// dlf_core
module dlf_core (
   input             clk,
   input             rstn,
   input             dlf_en,
   input  [4:0]      tdc_dout,
   input  [17:0]     dlf_a2,
   input  [17:0]     dlf_a3,
   input  [17:0]     dlf_b1,
   input  [17:0]     dlf_b2,
   input  [14:0]     dlf_sdm_nc_in,
   output [15:0]     dlf_out,
   output            dlf_valid
   );
For scale: roughly 260 flip-flops, ~61000 um^2 of cells after synthesis.
==> flow/config.mk <==
export PLATFORM = sky130hd
export DESIGN_NAME = dlf_core
export DESIGN_NICKNAME = dlf_core
export VERILOG_FILES = /design/flow/design.v
export SDC_FILE = /design/flow/constraint.sdc
export NUM_CORES = 4
export LEC_CHECK = 0
export CAP_MARGIN = 20
export CORE_MARGIN = 2
export CORE_UTILIZATION = 40
export SLEW_MARGIN = 35
export TNS_END_PERCENT = 75
==> flow/constraint.sdc <==
create_clock -name core_clock -period 25.0 [get_ports {clk}]
set_input_delay 5.0000 -clock core_clock [delete_from_list [all_inputs] [get_ports {clk}]]
set_output_delay 5.0000 -clock core_clock [all_outputs]
set_load 0.01 [all_outputs]
run.sh (not shown) runs the stock make flow with config.mk's settings and CLKGATE_MAP_FILE=.
The baseline completed with no timing, DRC or antenna violations.
Next try:
- ABC_AREA: default -> 1
- CAP_MARGIN: 20 -> 40
- CTS_CLUSTER_DIAMETER: default -> 81
- GPL_ROUTABILITY_DRIVEN: default -> 0
- GPL_TIMING_DRIVEN: default -> 0
- MAX_ROUTING_LAYER: default -> met4
- SLEW_MARGIN: 35 -> 20
- TNS_END_PERCENT: 75 -> 25
What happened: First-iteration DRC count increases by 36%; cell count increases by 9.5%.


dlf_core again, from the RTL that the note above started with.
## dlf_core
module dlf_core (
   input             clk,
   input             rstn,
   input             dlf_en,
   input  [4:0]      tdc_dout,
   input  [17:0]     dlf_a2,
   input  [17:0]     dlf_a3,
   input  [17:0]     dlf_b1,
   input  [17:0]     dlf_b2,
   input  [14:0]     dlf_sdm_nc_in,
   output [15:0]     dlf_out,
   output            dlf_valid
   );
   wire signed [5:0]  dec_in;
   wire signed [20:0] dec_out;
   wire signed [15:0] dec_out_slc;
   wire signed [15:0] dlf_sdm_nc_in_ext;
   wire signed [15:0] dlf_in;
   wire signed [15:0] lf_out;
   wire               dec_ce;
   reg  [15:0]        dlf_out_r;
   reg                dlf_valid_r;
   assign dec_in = tdc_dout - 6'sd16;
   assign dlf_sdm_nc_in_ext = {1'b0,dlf_sdm_nc_in};
   assign dec_out_slc = dec_out[20:5];
   assign dlf_in = dec_out_slc - dlf_sdm_nc_in_ext;
   decimator decimator_1(
			 .clk(clk),
			 .enable(dlf_en),
			 .rstn(rstn),
			 .filter_in(dec_in),
			 .filter_out(dec_out),
			 .ce_out(dec_ce)
			 );
   loop_filter loop_filter_1(
			     .clk(clk),
			     .rstn(rstn),
			     .enable(dec_ce),
			     .filter_in(dlf_in),
			     .ceout(),
			     .filter_out(lf_out),
			     .a2(dlf_a2),
			     .a3(dlf_a3),
			     .b1(dlf_b1),
			     .b2(dlf_b2)
			     );
   always @(posedge clk or negedge rstn) begin
      if (rstn == 1'b0) begin
	 dlf_out_r <= 16'd0;
	 dlf_valid_r <= 1'b0;
      end
      else begin
	 dlf_valid_r <= dec_ce;
	 if (dec_ce)
	   dlf_out_r <= lf_out;
      end
   end
   assign dlf_out = dlf_out_r;
   assign dlf_valid = dlf_valid_r;
endmodule
Settings: LEC_CHECK=0, ABC_AREA=0, CAP_MARGIN=20, CELL_PAD_IN_SITES_GLOBAL_PLACEMENT=2, CORE_ASPECT_RATIO=1.46, CORE_MARGIN=2, CORE_UTILIZATION=44, CTS_CLUSTER_DIAMETER=56, GPL_ROUTABILITY_DRIVEN=0, MAX_ROUTING_LAYER=met4, MIN_ROUTING_LAYER=met1, PLACE_DENSITY_LB_ADDON=0.09, SETUP_SLACK_MARGIN=-1.47, SLEW_MARGIN=20; clock period 15.5 ns.
The first run reached the layout checks and failed them: setup timing.
Edit:
- ABC_AREA: 0 -> not set
- CELL_PAD_IN_SITES_GLOBAL_PLACEMENT: 2 -> not set
- CORE_ASPECT_RATIO: 1.46 -> not set
- CORE_UTILIZATION: 44 -> 72
- CTS_CLUSTER_DIAMETER: 56 -> not set
- GPL_ROUTABILITY_DRIVEN: 0 -> not set
- MIN_ROUTING_LAYER: met1 -> not set
- PLACE_DENSITY_LB_ADDON: 0.09 -> not set
- SETUP_SLACK_MARGIN: -1.47 -> not set
- clock period: 15.5 -> 16.3 ns (I/O delays scaled with it)
The changed run reached the layout checks and failed them: setup timing.
Clock-buffer cell count drops by 6.
Cell area shrinks by 0.83%.
First-iteration DRC count rises by 87%.
Non-clock buffer count falls by 4.
Wire length came out lower by 4.0%.
Hold slack hardly moves.
Edit:
- CORE_UTILIZATION: 72 -> 40
- MAX_ROUTING_LAYER: met4 -> not set
- clock period: 16.3 -> 27.5 ns (I/O delays scaled with it)
The new run finished clean.
Via count went down by 12%.
Wire length went down by 10%.
Register-to-register slack is better by 8.1 ns.
Die size went up by about 80%.
Cell area went down by about 9%.
Core utilization went down by 43 points.
Global-route usage went down by 20 points.
First-iteration DRC count went down by 27%.
Setup slack is better by 5.5 ns.
Sequential share of layout area went up by 0.93 points.
Edit:
- CORE_UTILIZATION: 40 -> 11
- clock period: 27.5 -> 37.5 ns (I/O delays scaled with it)
Effect:
- die area rose to 3.6 times its value
- wire length rises by 13%
- global-route usage went down by 14 points
- utilization drops by 30 points
Edit:
- CORE_UTILIZATION: 11 -> 22
- clock period: 37.5 -> 32.9 ns (I/O delays scaled with it)
After rerunning: Synthesized area does not change; setup slack loses 3.1 ns; final area went down by a few percent; synthesized cell count does not change; utilization went up by 11 points; final cell count went down by a quarter to a third; via count went down slightly; die size went down by well over a third; count of clock-buffer cells in the layout went down by 6; non-clock buffer count went down by 1.


dlf_core again, from the RTL that the note above started with.
==> flow/config.mk <==
export PLATFORM = sky130hd
export DESIGN_NAME = dlf_core
export DESIGN_NICKNAME = dlf_core
export VERILOG_FILES = /design/flow/design.v
export SDC_FILE = /design/flow/constraint.sdc
export NUM_CORES = 4
export LEC_CHECK = 0
export ABC_AREA = 0
export CAP_MARGIN = 20
export CELL_PAD_IN_SITES_GLOBAL_PLACEMENT = 0
export CORE_ASPECT_RATIO = 1.46
export CORE_MARGIN = 2
export CORE_UTILIZATION = 71
export CTS_CLUSTER_DIAMETER = 143
export GPL_ROUTABILITY_DRIVEN = 1
export MAX_ROUTING_LAYER = met4
export MIN_ROUTING_LAYER = met1
export PLACE_DENSITY_LB_ADDON = 0.09
export SETUP_SLACK_MARGIN = 3.87
export SLEW_MARGIN = 20
==> flow/constraint.sdc <==
create_clock -name core_clock -period 20.4 [get_ports {clk}]
set_input_delay 4.0800 -clock core_clock [delete_from_list [all_inputs] [get_ports {clk}]]
set_output_delay 4.0800 -clock core_clock [all_outputs]
set_load 0.01 [all_outputs]
The baseline went through all stages and came out clean.
Edit:
- CORE_ASPECT_RATIO: 1.46 -> 0.71
- PLACE_DENSITY_LB_ADDON: 0.09 -> default
- clock period: 20.4 -> 13.4 ns (I/O delays scaled with it)
After rerunning: Now the flow completed, yet does not pass: setup timing; synthesized cell count is unchanged; global-route usage grows by 2.4 points; core utilization grows by 4.7 points; clock-buffer cell count grows by 3.
Edit:
- CORE_ASPECT_RATIO: 0.71 -> 1.46
- CORE_UTILIZATION: 71 -> 70
- CTS_CLUSTER_DIAMETER: 143 -> 25
- GPL_ROUTABILITY_DRIVEN: 1 -> 0
- PLACE_DENSITY_LB_ADDON: default -> 0.09
- clock period: 13.4 -> 20.7 ns (I/O delays scaled with it)
With this change the flow passed the timing, design-rule and antenna checks.
Design area decreases by 3.3%.
Area after synthesis does not change.
Hold slack loses 35 ps.
Sequential share of layout area increases by 0.31 points.
Non-clock buffer count decreases by 476.
Global-route usage decreases by 2.4 points.
Edit:
- ABC_AREA: 0 -> default
- CELL_PAD_IN_SITES_GLOBAL_PLACEMENT: 0 -> default
- CORE_ASPECT_RATIO: 1.46 -> default
- CORE_UTILIZATION: 70 -> 40
- CTS_CLUSTER_DIAMETER: 25 -> default
- GPL_ROUTABILITY_DRIVEN: 0 -> default
- MAX_ROUTING_LAYER: met4 -> default
- MIN_ROUTING_LAYER: met1 -> default
- PLACE_DENSITY_LB_ADDON: 0.09 -> default
- SETUP_SLACK_MARGIN: 3.87 -> default
- clock period: 20.7 -> 25.0 ns (I/O delays scaled with it)
Outcome:
- critical path depth decreases by 8
- routed wire length decreases by 5.9%
- non-clock buffer count shrinks by 331
- final cell count grows by 6.1%
- synthesized area stays the same
- worst hold slack improved by 26 ps
- clock skew went down by 26 ps
- count of clock-buffer cells in the layout came out lower by 29
- final area drops by 6.6%
Edit:
- CORE_UTILIZATION: 40 -> 52
- clock period: 25.0 -> 12.7 ns (I/O delays scaled with it)
Outcome: Now the flow completed and failed the layout checks on setup timing; clock-buffer cell count goes down by 4; via count went up by 6.3%; die size falls by 23%; setup slack got worse by 6700 ps; global-route usage rises by 6.8 points; critical path depth shrinks by 3; sequential share of layout area went down by 1.1 points; first-iteration DRC count rises by 6.4%; non-clock buffer count rises by 788.
Edit:
- CORE_UTILIZATION: 52 -> 40
- SETUP_SLACK_MARGIN: default -> -1.83
- clock period: 12.7 -> 24.1 ns (I/O delays scaled with it)
=> Now the flow finished with timing, DRC and antenna clean; design area came out lower by roughly a tenth; via count came out lower by a few percent; count of clock-buffer cells in the layout stays the same; worst setup slack is better by 5900 ps; register-to-register slack is better by 8600 ps; routed wire length came out lower by a few percent; utilization came out lower by 20 points; synthesized area does not change; clock skew came out lower by 29 ps.


dlf_core again, from the RTL that the note above started with.
Settings: LEC_CHECK=0, ABC_AREA=1, CAP_MARGIN=20, CELL_PAD_IN_SITES_GLOBAL_PLACEMENT=0, CORE_ASPECT_RATIO=0.97, CORE_MARGIN=2, CORE_UTILIZATION=72, CTS_CLUSTER_DIAMETER=25, GPL_ROUTABILITY_DRIVEN=0, HOLD_SLACK_MARGIN=-0.05, MAX_ROUTING_LAYER=met4, MIN_ROUTING_LAYER=met1, PLACE_DENSITY=0.35, SETUP_SLACK_MARGIN=-0.92, SLEW_MARGIN=20; clock period 13.8 ns.
The first run finished but fails on negative setup slack.
Change:
- ABC_AREA: 1 -> default
- CELL_PAD_IN_SITES_GLOBAL_PLACEMENT: 0 -> default
- CORE_ASPECT_RATIO: 0.97 -> default
- CORE_UTILIZATION: 72 -> 52
- CTS_CLUSTER_DIAMETER: 25 -> default
- GPL_ROUTABILITY_DRIVEN: 0 -> default
- HOLD_SLACK_MARGIN: -0.05 -> default
- MAX_ROUTING_LAYER: met4 -> default
- MIN_ROUTING_LAYER: met1 -> default
- PLACE_DENSITY: 0.35 -> default
- SETUP_SLACK_MARGIN: -0.92 -> default
- clock period: 13.8 -> 21.5 ns (I/O delays scaled with it)
Effect: The changed run passed the timing, design-rule and antenna checks; non-clock buffer count goes down by 585; wire length falls by a quarter to a third; worst hold slack gets worse by 0.059 ns; final area decreases by roughly a tenth; via count came out lower by about a fifth; global-route usage goes down by 20 points; area after synthesis goes up slightly; clock-buffer cell count went down by 24; sequential cell count does not change.
Change:
- ABC_AREA: default -> 1
- CORE_UTILIZATION: 52 -> 63
- CTS_CLUSTER_SIZE: default -> 97
- TNS_END_PERCENT: default -> 15
- clock period: 21.5 -> 16.5 ns (I/O delays scaled with it)
After rerunning: This time the run finished with negative setup slack left; via count went up by 13%; synthesized cell count went up by 9.6%; setup slack loses 1.9 ns; clock-buffer cell count drops by 12; worst hold slack is worse by 0.031 ns; routed wire length grows by 13%.
Change:
- ABC_AREA: 1 -> default
- CORE_UTILIZATION: 63 -> 40
- CTS_CLUSTER_SIZE: 97 -> default
- TNS_END_PERCENT: 15 -> default
- clock period: 16.5 -> 24.1 ns (I/O delays scaled with it)
=> This time the run completed with no timing, DRC or antenna violations; via count decreases by 13%; cell area falls by about 9%; clock skew is higher by 0.037 ns; global-route usage falls by 15 points; setup slack improves by 2.2 ns; sequential share of layout area rose by 0.85 points.
